## v37
==> flow/design.v <==
module adder16_7 (
    input [5:0] alufn,
    input [15:0] a,
    input [15:0] b,
    output reg [15:0] out,
    output reg z,
    output reg n,
    output reg v
  );
  reg [15:0] sum;
  reg [15:0] xb;
  always @* begin
    xb = b ^ {5'h10{alufn[0+0-:1]}};
    case (alufn[0+1-:2])
      2'h0: begin
        sum = a + b;
      end
      2'h1: begin
        sum = a - b;
      end
      2'h2: begin
        sum = a * b;
      end
      2'h3: begin
        sum = xb + 1'h1;
      end
      default: begin
        sum = a - b;
      end
    endcase
    v = (a[15+0-:1] & xb[15+0-:1] & ~sum[15+0-:1]) | (~a[15+0-:1] & ~xb[15+0-:1] & sum[15+0-:1]);
    n = sum[15+0-:1];
    z = (~|sum);
    out = sum;
  end
endmodule
module boolean16_9 (
    input [5:0] alufn,
    input [15:0] a,
    input [15:0] b,
    output reg [15:0] out
  );
  always @* begin
    case (alufn[0+3-:4])
      4'h8: begin
        out = a & b;
      end
      4'he: begin
        out = a | b;
      end
      4'h6: begin
        out = a ^ b;
      end
      4'ha: begin
        out = a;
      end
      default: begin
        out = 16'h0000;
      end
    endcase
  end
endmodule
module compare16_10 (
    input [5:0] alufn,
    input z,
    input v,
    input n,
    output reg [15:0] out
  );
  always @* begin
    case (alufn[1+1-:2])
      2'h1: begin
        out = z;
      end
      2'h2: begin
        out = n ^ v;
      end
      2'h3: begin
        out = z | (n ^ v);
      end
      default: begin
        out = 1'h0;
      end
    endcase
  end
endmodule
module shifter16_8 (
    input [15:0] a,
    input [15:0] b,
    input [5:0] alufn,
    output reg [15:0] out
  );
  always @* begin
    case (alufn[0+1-:2])
      2'h0: begin
        out = a <<< b[0+4-:5];
      end
      2'h1: begin
        out = a >>> b[0+4-:5];
      end
      2'h3: begin
        out = $signed(a) >>> b[0+4-:5];
      end
      default: begin
        out = 1'h0;
      end
    endcase
  end
endmodule
module alu_3 (
    input [5:0] alufn,
    input [15:0] a,
    input [15:0] b,
    output reg [15:0] alu_output
  );
  wire [16-1:0] M_add_out;
  wire [1-1:0] M_add_z;
  wire [1-1:0] M_add_n;
  wire [1-1:0] M_add_v;
  reg [6-1:0] M_add_alufn;
  reg [16-1:0] M_add_a;
  reg [16-1:0] M_add_b;
  adder16_7 add (
    .alufn(M_add_alufn),
    .a(M_add_a),
    .b(M_add_b),
    .out(M_add_out),
    .z(M_add_z),
    .n(M_add_n),
    .v(M_add_v)
  );
  wire [16-1:0] M_shift_out;
  reg [16-1:0] M_shift_a;
  reg [16-1:0] M_shift_b;
  reg [6-1:0] M_shift_alufn;
  shifter16_8 shift (
    .a(M_shift_a),
    .b(M_shift_b),
    .alufn(M_shift_alufn),
    .out(M_shift_out)
  );
  wire [16-1:0] M_bool_out;
  reg [6-1:0] M_bool_alufn;
  reg [16-1:0] M_bool_a;
  reg [16-1:0] M_bool_b;
  boolean16_9 bool (
    .alufn(M_bool_alufn),
    .a(M_bool_a),
    .b(M_bool_b),
    .out(M_bool_out)
  );
  wire [16-1:0] M_comp_out;
  reg [6-1:0] M_comp_alufn;
  reg [1-1:0] M_comp_z;
  reg [1-1:0] M_comp_v;
  reg [1-1:0] M_comp_n;
  compare16_10 comp (
    .alufn(M_comp_alufn),
    .z(M_comp_z),
    .v(M_comp_v),
    .n(M_comp_n),
    .out(M_comp_out)
  );
  always @* begin
    M_add_a = a;
    M_add_b = b;
    M_add_alufn = alufn;
    if (alufn[5:4] == 2'h3) begin
      M_add_alufn[1:0] = 2'h1;
    end
    M_comp_v = M_add_v;
    M_comp_n = M_add_n;
    M_comp_z = M_add_z;
    M_comp_alufn = alufn;
    M_bool_a = a;
    M_bool_b = b;
    M_bool_alufn = alufn;
    M_shift_a = a;
    M_shift_b = b;
    M_shift_alufn = alufn;
    case (alufn[4+1-:2])
      2'h0: begin
        alu_output = M_add_out;
      end
      2'h1: begin
        alu_output = M_bool_out;
      end
      2'h2: begin
        alu_output = M_shift_out;
      end
      2'h3: begin
        alu_output = M_comp_out;
      end
      default: begin
        alu_output = 16'h0000;
      end
    endcase
  end
endmodule
module alu16_top (
    input clk,
    input [5:0] alufn,
    input [15:0] a,
    input [15:0] b,
    output reg [15:0] y
  );
  reg [5:0] alufn_q;
  reg [15:0] a_q;
  reg [15:0] b_q;
  wire [15:0] alu_out;
  alu_3 alu (
    .alufn(alufn_q),
    .a(a_q),
    .b(b_q),
    .alu_output(alu_out)
  );
  always @(posedge clk) begin
    alufn_q <= alufn;
    a_q <= a;
    b_q <= b;
    y <= alu_out;
  end
endmodule
==> flow/config.mk <==
export PLATFORM = sky130hd
export DESIGN_NAME = alu16_top
export DESIGN_NICKNAME = alu16_top
export VERILOG_FILES = /design/flow/design.v
export SDC_FILE = /design/flow/constraint.sdc
export NUM_CORES = 4
export LEC_CHECK = 0
export CAP_MARGIN = 20
export CORE_MARGIN = 2
export CORE_UTILIZATION = 70
export CTS_CLUSTER_DIAMETER = 201
export CTS_CLUSTER_SIZE = 34
export MAX_ROUTING_LAYER = met4
export PLACE_DENSITY = 0.63
export SETUP_SLACK_MARGIN = 0.99
export SLEW_MARGIN = 20
==> flow/constraint.sdc <==
create_clock -name core_clock -period 5.26 [get_ports {clk}]
set_input_delay 1.0520 -clock core_clock [delete_from_list [all_inputs] [get_ports {clk}]]
set_output_delay 1.0520 -clock core_clock [all_outputs]
set_load 0.01 [all_outputs]
run.sh (not shown) runs the stock make flow with config.mk's settings and CLKGATE_MAP_FILE=.
v37 did not finish; a tool error ended it in 5_1_grt.
Here is what was changed in the inputs of v19 compared with v37.
Settings: clearing MAX_ROUTING_LAYER, which used to be met4; clearing CTS_CLUSTER_DIAMETER, which used to be 201; clearing PLACE_DENSITY, which used to be 0.63; swapping 70 for 65 in CORE_UTILIZATION; clearing CTS_CLUSTER_SIZE, which used to be 34; clearing SETUP_SLACK_MARGIN, which used to be 0.99; swapping 5.26 for 5.31 in the clock period (ns, I/O delays scaled along).
[summary]
Although it ran to completion, v19 produced a layout that fails the final checks because of setup timing. Reported for v19 and v37, post-synthesis cell area turned out identical to the last digit. Comparing v37 against v19, there is no change at all in proportion of synthesized area in mux cells. In the flow results for v19 and v37, the initial cell density of the core is larger on v37. Diff v37 -> v19: setup slack at placement +110 ps; instance count after placement with tap cells included has increased; core area +8.7%. v19 against v37: full die area up about 7%, cell row count up about 5%.
Relative to v19, the following input files were edited for v11:
Settings: swapping 65 for 29 in CORE_UTILIZATION; swapping 5.31 for 6.35 in the clock period (ns, I/O delays scaled along).
## What came out
- Looking at the reports, v11 completed the entire flow and the layout it produced met the timing, design-rule and antenna checks.
- v11 vs v19: number of placed cells counting well taps up by more than 10%
- Final critical path time including I/O delays and setup in v11 is 390 ps above v19.
- Depth of the critical timing path with buffers and inverters included on v11 is up relative to v19.
Relative to v11, the following input files were edited for v48:
Settings: an added TNS_END_PERCENT of 5; a change of CORE_UTILIZATION from 29 to 72; an added SETUP_SLACK_MARGIN of -0.14; an added PLACE_DENSITY of 0.76; a change of the clock period (ns, I/O delays scaled along) from 6.35 to 5.62.
Findings:
- v48: aborted in 5_1_grt (tool error)
- v11 was carried through to the last stage, and its layout satisfied the timing, design-rule and antenna checks.
- The worst-case setup slack after placement of v48 falls short of that of v11 by 740 ps.
- Taking v11 as the reference, in v48 estimated wirelength of the detail-placed design now larger; floorplan-stage core utilization now larger.
- Re chip area estimate from yosys synthesis: no difference whatsoever between v48 and v11.
- Comparing v11 against v48, there is no change at all in adder-cell area share of the yosys netlist.
- Quantity of gates resized following cts, v11 and v48: lower on v11
- Die boundary width (v48 vs. v11) decreases by more than a quarter
- v11 has a lower standard cell area after detailed placement than v48.
- Delta (v48 minus v11): chip height lost about 36%, area of the core region lost 60%, die area lost 59%.
## Diff of input files: v51 against v48
Settings: PLACE_DENSITY no longer set, was 0.76; SETUP_SLACK_MARGIN no longer set, was -0.14; TNS_END_PERCENT no longer set, was 5; CORE_UTILIZATION now 40, was 72; the clock period (ns, I/O delays scaled along) now 6.35, was 5.62.
==> comparison <==
v48 | ERROR | 5_1_grt. Every stage of the flow completed for v51, and the final layout passed the timing, design-rule and antenna checks. v51 against v48: row count climbed 14, post-synthesis adder-cell area fraction barely changed, placeable core region climbed 82%. Re chip width: v48 and v51 aren't equal, and the lower value belongs to v48. In v51 relative to v48, final estimated routing congestion in global placement had gone down by a little under 10%. Looking only at die size, and setting everything else aside, the higher value of v48 and v51 goes to v51. Against v48 as the reference, v51 delivers a lower number of setup buffers added after CTS. Count of boundary I/O pins came out exactly the same in v48 and v51.
[inputs] v13 vs v51
Settings: swapping 40 for 65 in CORE_UTILIZATION.
==> comparison <==
Comparing v51 against v13, there is no change at all in final antenna-violating net count.
v13 against v51: routed wire length -2.1%, clock-pin slew on the worst setup and hold paths closely matched the old numbers.
v13 against v51: fmax lower, number of global-route vias before repair higher.
Final standard cell utilization of the core up 27 points in v13 wrt v51
In the flow results for v51 and v13, the clock share of power is smaller on v13.


== zinc ==
// alu16_top: RTL as listed in full above, without the edits since
Settings: LEC_CHECK=0, ABC_AREA=1, CAP_MARGIN=25, CELL_PAD_IN_SITES_DETAIL_PLACEMENT=1, CELL_PAD_IN_SITES_GLOBAL_PLACEMENT=0, CORE_ASPECT_RATIO=0.66, CORE_MARGIN=3, CORE_UTILIZATION=44, GPL_ROUTABILITY_DRIVEN=0, GPL_TIMING_DRIVEN=0, HOLD_SLACK_MARGIN=0.18, MAX_ROUTING_LAYER=met5, MIN_ROUTING_LAYER=met2, PLACE_DENSITY=0.53, SLEW_MARGIN=20; clock period 7.86 ns.
zinc did not make it past global routing (5_1_grt), where a tool error ended it.
diff inputs: zinc => indigo
- changing CORE_UTILIZATION from 44 to 59
- removing GPL_TIMING_DRIVEN (formerly 0)
- removing GPL_ROUTABILITY_DRIVEN (formerly 0)
- removing CORE_ASPECT_RATIO (formerly 0.66)
- removing CELL_PAD_IN_SITES_DETAIL_PLACEMENT (formerly 1)
- removing MAX_ROUTING_LAYER (formerly met5)
- removing HOLD_SLACK_MARGIN (formerly 0.18)
- removing MIN_ROUTING_LAYER (formerly met2)
- removing PLACE_DENSITY (formerly 0.53)
- setting CTS_CLUSTER_SIZE to 99 for the first time
- removing CELL_PAD_IN_SITES_GLOBAL_PLACEMENT (formerly 0)
- setting CTS_CLUSTER_DIAMETER to 400 for the first time
- changing CORE_MARGIN from 3 to 2
- changing CAP_MARGIN from 25 to 20
- removing ABC_AREA (formerly 1)
- changing the clock period (ns, I/O delays scaled along) from 7.86 to 6.5
## What came out
indigo closes out successfully: all stages finished, all timing, DRC and antenna checks passed. Status(zinc) = ERROR, stage = global routing (5_1_grt). Per the comparison of indigo with zinc, number of instances in the placed design moved down, chip footprint moved down, floorplan utilization moved up, standard cell core area moved down, number of cells in the yosys synthesis report moved down. For height of the chip, zinc and indigo come out practically identical.
### indigo -> onyx
- CORE_ASPECT_RATIO now 1.31, previously not set
- ABC_AREA now 1, previously not set
- PLACE_DENSITY_LB_ADDON now 0.0, previously not set
- CORE_UTILIZATION now 72, was 59
- the clock period (ns, I/O delays scaled along) now 2.43, was 6.5
Notes after the runs:
onyx: DPL-0033 in clock tree synthesis (4_1_cts) -> run aborted
Summary of onyx over indigo: area after synthesis saw an increase; standard cell core area decreased about 12%; count of unique library cells instantiated by Yosys fell 23.
Summary of onyx over indigo: die footprint moved down, number of cells after detailed placement +490, placed cell area shows an increase of about 25%, die span in y now sits higher, core utilization before placement rose by 14 points.
Going from indigo to onyx, the routability congestion estimate from global placement was found to have gone up by about 9%.
The run showing the greater post-placement worst setup slack is indigo.
Measured against each other, onyx and indigo differ in die span in x, the lower figure coming from onyx.
Setup changes, onyx to sierra
- clearing CORE_ASPECT_RATIO, which used to be 1.31
- clearing ABC_AREA, which used to be 1
- clearing CTS_CLUSTER_DIAMETER, which used to be 400
- swapping 0.0 for 0.27 in PLACE_DENSITY_LB_ADDON
- clearing CTS_CLUSTER_SIZE, which used to be 99
- swapping 2.43 for 5.77 in the clock period (ns, I/O delays scaled along)
Findings:
- sierra never completed; the flow aborted with a tool error in global routing (5_1_grt).
- Re standard cell area after detailed placement: onyx was higher than sierra.
- sierra ended up with a higher initial core utilization than onyx did.
- Simple-gate area share of the yosys netlist ends up higher on onyx.
- onyx → sierra: total standard cell area after synthesis went down about 8%; pre-CTS setup slack went up 3.02 ns.
- Re total die size: onyx and sierra aren't equal, and the higher value belongs to onyx.
- Yosys-reported design area after synthesis, sierra vs onyx: down by a little under 10%
- Delta (sierra minus onyx): compound-gate portion of the synthesized area increased 5.8 points, synthesized cell count lost 21%.
- Note that the number of cell rows recorded for sierra amounts to 0.833 times the value seen in onyx.
Inputs modified between sierra and ember:
- removing PLACE_DENSITY_LB_ADDON (formerly 0.27)
- changing CORE_UTILIZATION from 72 to 65
- changing the clock period (ns, I/O delays scaled along) from 5.77 to 5.25
### Flow results
- The flow for ember finished, though final verification flagged setup timing.
- ember gives less post-CTS resize count than sierra did.
- Re synthesis area per yosys: no difference whatsoever between ember and sierra.
- The run showing the smaller global placement routability congestion is ember.
- The higher half-perimeter wire length after placement of sierra and ember is in ember.
- ember vs sierra, count of buffers added by post-CTS timing repair for setup went down by 3.
- Looking at post-detailed-placement cell area, ember sits 3.1% above sierra.
- Count of buffers from port buffering came out exactly the same in sierra and ember.
- The height of the die reported for ember is greater than that of sierra by about 5%.
- On number of register bits inferred by synthesis, ember tracks sierra almost exactly.
- In the floorplan summary, ember is listed with a die area greater than that of sierra.
- Xor/xnor cell area share of the yosys netlist of ember is on par with sierra.
Input-level comparison between tundra and ember:
- setting PLACE_DENSITY_LB_ADDON to 0.0 for the first time
- changing CORE_UTILIZATION from 65 to 71
- setting TNS_END_PERCENT to 5 for the first time
- changing the clock period (ns, I/O delays scaled along) from 5.25 to 5.31
==> results <==
tundra did not run to completion, as it errored out during global routing (5_1_grt). From ember to tundra, share of flip-flops with an asynchronous set or reset after synthesis did not move at all. ember -> tundra: number of I/O pins delta 0, exact match. Note that the area of the core region recorded for ember amounts to 1.10 times the value seen in tundra. Die height: lower on tundra. Delta (tundra minus ember): starting density of the core picked up an extra 6.3 points; final weighted congestion of routability-driven global placement picked up an extra about 3.2%; area fraction in full adders, half adders and majority gates neither gained nor lost much; count of placed standard cells including taps neither gained nor lost much. The area of the die of tundra was superior to that of ember. Compared with ember, tundra shows a lower total number of placement rows.
Power is estimated from default activity; no workload was simulated.
